// apollo_top
module apollo_top(
	input clk,
   input rst_n,
	input rs232_rx,	 
	output rs232_tx,	 
	input[7:0] in_ad_data,
	output out_ad_clk,
	output Sftclk,
	output Lchclk,
	output SDout,
	output test1,
	output test2
    );
wire[7:0] tx_in;
wire tx_write;
wire[7:0] rx_out;
wire rx_over;
my_uart	uart(	.clk(clk),
					.rst_n(rst_n),
					.rs232_rx(rs232_rx),
					.rs232_tx(rs232_tx),
					.tx_in(tx_in),
					.tx_write(tx_write),
					.rx_out(rx_out),
					.rx_over(rx_over)
					);
wire[7:0] recv_in;
wire recv_write;
wire recv_en;
wire recv_rst;
wire [7:0] scode;
wire scode_rdy;
wire [7:0] level;
controller controller(	.clk(clk),
								.rst_n(rst_n),
								.rx_out(rx_out),
								.rx_over(rx_over),
								.recv_in(recv_in),
								.recv_write(recv_write),
								.tx_in(tx_in),
								.tx_write(tx_write),
								.recv_ce(recv_en),
								.recv_rst(recv_rst),
								.scode(scode),
								.scode_rdy(scode_rdy),
								.level(level)
								);
segment_driver segment(	.clk(clk),
								.rst_n(rst_n),
								.bin({2'b00, scode}),
								.refresh(scode_rdy),
								.Sftclk(Sftclk),
								.Lchclk(Lchclk),
								.SDout(SDout));
wire[7:0] ad_data_in;
wire ad_data_rdy;
wire recv_rst_n = rst_n & recv_rst;
ad_driver ad_driver(	.clk(clk),
							.ce(recv_en),
							.rst_n(recv_rst_n),
							.din(in_ad_data),
							.clk_out(out_ad_clk),
							.dout(ad_data_in),
							.ready(ad_data_rdy));
receiver receiver(	.clk(clk),
							.ce(recv_en),
							.rst_n(recv_rst_n),
							.level(level),
							.din(ad_data_in),
							.den(ad_data_rdy),
							.dout(recv_in),
							.drdy(recv_write),
							.test1(test1),
							.test2(test2));
endmodule
Settings: LEC_CHECK=0, CAP_MARGIN=20, CORE_MARGIN=2, CORE_UTILIZATION=72, CTS_CLUSTER_DIAMETER=28, CTS_CLUSTER_SIZE=47, HOLD_SLACK_MARGIN=0.29, PLACE_DENSITY_LB_ADDON=0.0, SETUP_SLACK_MARGIN=1.29, SLEW_MARGIN=20; clock period 4.38 ns.
run.sh (not shown) runs the stock make flow with config.mk's settings and CLKGATE_MAP_FILE=.
The starting point produced a clean layout.
Next try:
Settings changed: CORE_UTILIZATION 72 to 70, CTS_CLUSTER_DIAMETER 28 to not set, CTS_CLUSTER_SIZE 47 to not set, HOLD_SLACK_MARGIN 0.29 to not set, SETUP_SLACK_MARGIN 1.29 to 1.28.
Effect: Clock skew fell by 0.022 ns; die area rose by 2.8%; global-route usage fell by 5.1 points; cell count fell by 3.6%; core utilization fell by 7.5 points; setup slack improved by 0.11 ns; first-iteration DRC count fell by 20%; routed wire length fell by 17%; non-clock buffer count rose by 7; worst hold slack got worse by 0.24 ns.

* * *

Starting RTL as in the previous note.
// apollo_top
module apollo_top(
	input clk,
   input rst_n,
	input rs232_rx,	 
	output rs232_tx,	 
	input[7:0] in_ad_data,
	output out_ad_clk,
	output Sftclk,
	output Lchclk,
	output SDout,
	output test1,
	output test2
    );
wire[7:0] tx_in;
wire tx_write;
wire[7:0] rx_out;
wire rx_over;
my_uart	uart(	.clk(clk),
					.rst_n(rst_n),
					.rs232_rx(rs232_rx),
					.rs232_tx(rs232_tx),
					.tx_in(tx_in),
					.tx_write(tx_write),
					.rx_out(rx_out),
					.rx_over(rx_over)
					);
wire[7:0] recv_in;
wire recv_write;
wire recv_en;
wire recv_rst;
wire [7:0] scode;
wire scode_rdy;
wire [7:0] level;
controller controller(	.clk(clk),
								.rst_n(rst_n),
								.rx_out(rx_out),
								.rx_over(rx_over),
								.recv_in(recv_in),
								.recv_write(recv_write),
								.tx_in(tx_in),
								.tx_write(tx_write),
								.recv_ce(recv_en),
								.recv_rst(recv_rst),
								.scode(scode),
								.scode_rdy(scode_rdy),
								.level(level)
								);
segment_driver segment(	.clk(clk),
								.rst_n(rst_n),
								.bin({2'b00, scode}),
								.refresh(scode_rdy),
								.Sftclk(Sftclk),
								.Lchclk(Lchclk),
								.SDout(SDout));
wire[7:0] ad_data_in;
wire ad_data_rdy;
wire recv_rst_n = rst_n & recv_rst;
ad_driver ad_driver(	.clk(clk),
							.ce(recv_en),
							.rst_n(recv_rst_n),
							.din(in_ad_data),
							.clk_out(out_ad_clk),
							.dout(ad_data_in),
							.ready(ad_data_rdy));
  ...
make LEC_CHECK=0 ABC_AREA=1 CAP_MARGIN=5 CELL_PAD_IN_SITES_DETAIL_PLACEMENT=1 CELL_PAD_IN_SITES_GLOBAL_PLACEMENT=2 CORE_ASPECT_RATIO=1.55 CORE_MARGIN=2 CORE_UTILIZATION=59 CTS_CLUSTER_DIAMETER=319 CTS_CLUSTER_SIZE=50 GPL_ROUTABILITY_DRIVEN=0 GPL_TIMING_DRIVEN=0 HOLD_SLACK_MARGIN=0.08 MAX_ROUTING_LAYER=met4 MIN_ROUTING_LAYER=met2 PLACE_DENSITY_LB_ADDON=0.18 SETUP_SLACK_MARGIN=0.44 SLEW_MARGIN=35 TNS_END_PERCENT=55 finish   # period 5.04 ns
The first run stopped in global placement without I/O on FLW-0024.
Rerun with:
==> flow/config.mk (replaced) <==
export PLATFORM = sky130hd
export DESIGN_NAME = apollo_top
export DESIGN_NICKNAME = apollo_top
export VERILOG_FILES = /design/flow/design.v
export SDC_FILE = /design/flow/constraint.sdc
export NUM_CORES = 4
export LEC_CHECK = 0
export CAP_MARGIN = 20
export CORE_MARGIN = 2
export CORE_UTILIZATION = 40
export PLACE_DENSITY = 0.6
export SLEW_MARGIN = 20
==> flow/constraint.sdc (replaced) <==
create_clock -name core_clock -period 20.0 [get_ports {clk}]
set_input_delay 4.0000 -clock core_clock [delete_from_list [all_inputs] [get_ports {clk}]]
set_output_delay 4.0000 -clock core_clock [all_outputs]
set_load 0.01 [all_outputs]
The new run ran to the end with no violations. Area after synthesis drops by about 2%. Die area rises by about 44%. Synthesized cell count falls by 35%.
Rerun with:
--- a/flow/config.mk
+++ b/flow/config.mk
@@ -10 +10 @@
-export CORE_UTILIZATION = 40
+export CORE_UTILIZATION = 67
==> flow/constraint.sdc (replaced) <==
create_clock -name core_clock -period 7.88 [get_ports {clk}]
set_input_delay 1.5760 -clock core_clock [delete_from_list [all_inputs] [get_ports {clk}]]
set_output_delay 1.5760 -clock core_clock [all_outputs]
set_load 0.01 [all_outputs]
Result: The changed run produced a clean layout. Design area decreases by 1.4%. Power increases to 2.5 times its value. Worst hold slack gets worse by 26 ps. Worst setup slack gets worse by 8800 ps. Cell count decreases by 12%. Wire length decreases by 3.4%. First-iteration DRC count increases by 27%. Clock-buffer cell count decreases by 5.

* * *

== cedar ==
Starting RTL as in the previous note.
clock: 11.4 ns
lec_check: 0
abc_area: 1
cap_margin: 10
cell_pad_in_sites_global_placement: 2
core_aspect_ratio: 1.49
core_margin: 2
core_utilization: 57
gpl_timing_driven: 0
max_routing_layer: met4
min_routing_layer: met2
place_density_lb_addon: 0.15
setup_slack_margin: -0.13
slew_margin: 40
tns_end_percent: 60
Tool error FLW-0024 stopped cedar during 3_1_place_gp_skip_io; no final results.
The following lists how amber was set up differently from cedar:
==> flow/config.mk <==
export PLATFORM = sky130hd
export DESIGN_NAME = apollo_top
export DESIGN_NICKNAME = apollo_top
export VERILOG_FILES = /design/flow/design.v
export SDC_FILE = /design/flow/constraint.sdc
export NUM_CORES = 4
export LEC_CHECK = 0
export CAP_MARGIN = 20
export CORE_MARGIN = 2
export CORE_UTILIZATION = 40
export PLACE_DENSITY = 0.6
export SLEW_MARGIN = 20
==> flow/constraint.sdc <==
create_clock -name core_clock -period 4.95 [get_ports {clk}]
set_input_delay 0.9900 -clock core_clock [delete_from_list [all_inputs] [get_ports {clk}]]
set_output_delay 0.9900 -clock core_clock [all_outputs]
set_load 0.01 [all_outputs]
Notes after the runs:
- amber went all the way through synthesis, placement and routing and the layout is clean on timing, DRC and antenna.
- Compared to cedar, amber has area enclosed by the die boundary about 40% higher.
- Of amber and cedar, it is amber that has the higher xor/xnor cell area share of the yosys netlist.
- Summary: with cedar as the reference, number of rows in the core area in amber moved down by a few percent.
- Going from cedar to amber, synthesized cell count shrank by 35%, total core area rose by 39%, combined area of all synthesized cells fell 2.0%, compound-gate portion of the synthesized area now sits lower.
- Against cedar, amber comes in 1.2 points higher on register area share after synthesis.
Inputs modified between amber and harbor:
--- a/flow/config.mk
+++ b/flow/config.mk
@@ -10,2 +10,2 @@
-export CORE_UTILIZATION = 40
-export PLACE_DENSITY = 0.6
+export CORE_UTILIZATION = 65
+export SETUP_SLACK_MARGIN = 3.87
==> flow/constraint.sdc <==
create_clock -name core_clock -period 14.1 [get_ports {clk}]
set_input_delay 2.8200 -clock core_clock [delete_from_list [all_inputs] [get_ports {clk}]]
set_output_delay 2.8200 -clock core_clock [all_outputs]
set_load 0.01 [all_outputs]
### Flow results
harbor vs amber — buffers plus inverters on the worst setup path rose 1. Between harbor and amber, the difference in synthesized cell count is negligible. Compared with amber, count of clock-buffer cells in the layout in harbor increased by a few percent. Looking at setup slack across both flows, harbor is the stronger of the two, with amber trailing.
Changes in willow relative to harbor:
--- a/flow/config.mk
+++ b/flow/config.mk
@@ -10,2 +10,3 @@
-export CORE_UTILIZATION = 65
-export SETUP_SLACK_MARGIN = 3.87
+export CORE_UTILIZATION = 72
+export PLACE_DENSITY_LB_ADDON = 0.0
+export SETUP_SLACK_MARGIN = 1.15
==> flow/constraint.sdc <==
create_clock -name core_clock -period 4.45 [get_ports {clk}]
set_input_delay 0.8900 -clock core_clock [delete_from_list [all_inputs] [get_ports {clk}]]
set_output_delay 0.8900 -clock core_clock [all_outputs]
set_load 0.01 [all_outputs]
## What came out
Delta (willow minus harbor): highest cell delay on the worst timing path decreased by 80 ps relative to the old numbers, area added between synthesis and finish went up.
Sort willow and harbor by total power, descending, and willow comes first.
Depth of the most critical reg-to-reg path: willow vs harbor down 1
Diff harbor -> willow: area of the placeable core went down by 9.4%; required time at the worst-slack endpoint saw a decrease.
willow reports its cell type of the slowest stage on the worst timing path as sky130_fd_sc_hd__dfrtp_1 while harbor reports sky130_fd_sc_hd__dfstp_2.
willow against harbor: first-pass GRT wire length up 4.1%, design area increased by 0.67% relative to the old numbers, worst setup slack for register-to-register paths -9180 ps.

* * *

apollo_top again, from the RTL that the note above started with.
export LEC_CHECK = 0
export CAP_MARGIN = 10
export CELL_PAD_IN_SITES_GLOBAL_PLACEMENT = 3
export CORE_ASPECT_RATIO = 0.78
export CORE_MARGIN = 2
export CORE_UTILIZATION = 57
export GPL_TIMING_DRIVEN = 1
export MAX_ROUTING_LAYER = met4
export MIN_ROUTING_LAYER = met2
export PLACE_DENSITY_LB_ADDON = 0.12
export SETUP_SLACK_MARGIN = -0.13
export SLEW_MARGIN = 40
create_clock -name core_clock -period 20.0 [get_ports {clk}]
The starting point ended with an error in 3_1_place_gp_skip_io on FLW-0024.
Next try:
==> flow/config.mk (replaced) <==
export PLATFORM = sky130hd
export DESIGN_NAME = apollo_top
export DESIGN_NICKNAME = apollo_top
export VERILOG_FILES = /design/flow/design.v
export SDC_FILE = /design/flow/constraint.sdc
export NUM_CORES = 4
export LEC_CHECK = 0
export ABC_AREA = 1
export CAP_MARGIN = 20
export CELL_PAD_IN_SITES_DETAIL_PLACEMENT = 2
export CORE_MARGIN = 2
export CORE_UTILIZATION = 38
export CTS_CLUSTER_SIZE = 72
export PLACE_DENSITY = 0.6
export SLEW_MARGIN = 20
Now the flow finished with capacitance limit, slew limit left.
Die area came out higher by 52%.
Area after synthesis went up by 2.0%.
Synthesized cell count climbs by 54%.
Next try:
--- a/flow/config.mk
+++ b/flow/config.mk
@@ -12 +12 @@
-export CORE_UTILIZATION = 38
+export CORE_UTILIZATION = 52
@@ -13,0 +14,2 @@
+export GPL_TIMING_DRIVEN = 0
+export HOLD_SLACK_MARGIN = 0.27
=>
- Now the flow died in 3_5_place_dp
- synthesized cell count stays the same
- die size drops by 27%
- synthesized area is unchanged
Next try:
==> flow/config.mk (replaced) <==
export PLATFORM = sky130hd
export DESIGN_NAME = apollo_top
export DESIGN_NICKNAME = apollo_top
export VERILOG_FILES = /design/flow/design.v
export SDC_FILE = /design/flow/constraint.sdc
export NUM_CORES = 4
export LEC_CHECK = 0
export CAP_MARGIN = 20
export CELL_PAD_IN_SITES_GLOBAL_PLACEMENT = 3
export CORE_ASPECT_RATIO = 0.78
export CORE_MARGIN = 2
export CORE_UTILIZATION = 57
export GPL_TIMING_DRIVEN = 1
export MIN_ROUTING_LAYER = met2
export PLACE_DENSITY_LB_ADDON = 0.06
export SETUP_SLACK_MARGIN = -0.13
export SLEW_MARGIN = 40
Result:
- With this change the flow stopped in 3_1_place_gp_skip_io
- die area drops by 10%
- synthesized area drops by 2.0%
- synthesized cell count drops by 35%

* * *

lane 1:
Starting RTL as in the previous note.
clock: 4.38 ns
lec_check: 0
cap_margin: 20
cell_pad_in_sites_detail_placement: 0
core_aspect_ratio: 1.55
core_margin: 2
core_utilization: 72
cts_cluster_diameter: 121
gpl_routability_driven: 0
place_density_lb_addon: 0.18
setup_slack_margin: 1.27
slew_margin: 15
Every stage of the flow completed for lane 1, and the final layout passed the timing, design-rule and antenna checks.
Inputs modified between lane 1 and lane 2:
- PLACE_DENSITY_LB_ADDON now 0.0, was 0.18
- SETUP_SLACK_MARGIN now 1.28, was 1.27
- SLEW_MARGIN now 20, was 15
- CORE_ASPECT_RATIO no longer set, was 1.55
- CELL_PAD_IN_SITES_DETAIL_PLACEMENT no longer set, was 0
- CTS_CLUSTER_DIAMETER now 28, was 121
- GPL_ROUTABILITY_DRIVEN no longer set, was 0
- CTS_CLUSTER_SIZE now 55, previously not set
[summary]
Number of hold violations in the final report: lane 2 vs lane 1 identical. Taking lane 1 as the reference, in lane 2 routed metal-1 wire length grew by about 22%; first-iteration DRC count grew by 454. Maximum VDD drop in lane 2 is 45% above lane 1. Going from lane 1 to lane 2, count of placed standard cells including taps about even; worst hold slack rose 0.25 ns.
Here is what was changed in the inputs of lane 3 compared with lane 2.
- changing SETUP_SLACK_MARGIN from 1.28 to 1.27
- setting CORE_ASPECT_RATIO to 1.55 for the first time
- changing SLEW_MARGIN from 20 to 15
- setting GPL_ROUTABILITY_DRIVEN to 0 for the first time
- changing PLACE_DENSITY_LB_ADDON from 0.0 to 0.01
- setting CELL_PAD_IN_SITES_DETAIL_PLACEMENT to 0 for the first time
- setting HOLD_SLACK_MARGIN to 0.3 for the first time
- removing CTS_CLUSTER_SIZE (formerly 55)
- changing CTS_CLUSTER_DIAMETER from 28 to 121
==> results <==
Between lane 2 and lane 3, clock share of power decreased. Between lane 3 and lane 2, the number of buffers between clock root and the deepest sink is higher for lane 2. Die area essentially unchanged between lane 2 and lane 3. According to the power report, total power for lane 3 is lower than for lane 2.
Edits applied to the flow inputs when going from lane 3 to lane 4:
- removing HOLD_SLACK_MARGIN (formerly 0.3)
- changing PLACE_DENSITY_LB_ADDON from 0.01 to 0.18
- changing SETUP_SLACK_MARGIN from 1.27 to 1.03
- changing SLEW_MARGIN from 15 to 40
- changing CORE_UTILIZATION from 72 to 70
[summary]
Diff lane 3 -> lane 4 | design internal power | up slightly. Internal reg-to-reg setup slack: lane 4 vs lane 3 down 0.20 ns. Going from lane 3 to lane 4, sequential share of layout area essentially unchanged; final area essentially unchanged.
Relative to lane 4, the following input files were edited for lane 5:
- a change of PLACE_DENSITY_LB_ADDON from 0.18 to 0.0
- a deleted CELL_PAD_IN_SITES_DETAIL_PLACEMENT that had been 0
- a change of CORE_UTILIZATION from 70 to 72
- a change of SLEW_MARGIN from 40 to 20
- a deleted GPL_ROUTABILITY_DRIVEN that had been 0
- an added CTS_CLUSTER_SIZE of 47
- a change of SETUP_SLACK_MARGIN from 1.03 to 1.29
- a deleted CTS_CLUSTER_DIAMETER that had been 121
- a deleted CORE_ASPECT_RATIO that had been 1.55
Findings:
- Relative to lane 4, sequential share of layout area decreased by 0.76 points in lane 5.
- Starting utilization of the core area (lane 5 over lane 4): increase, 1.9 points
- Taking lane 4 as 1.0, lane 5 lands at 1.18 on final-layout clock buffer total.
- Lane 5 vs lane 4: via count up slightly
- Placed wire-length estimate grows slightly when moving from lane 4 to lane 5.
- Flip-flop count: lane 4 vs lane 5 identical
- ~same placed cell area in lane 5 and lane 4
Power figures rest on the tool's default switching activity, not on a simulated workload.
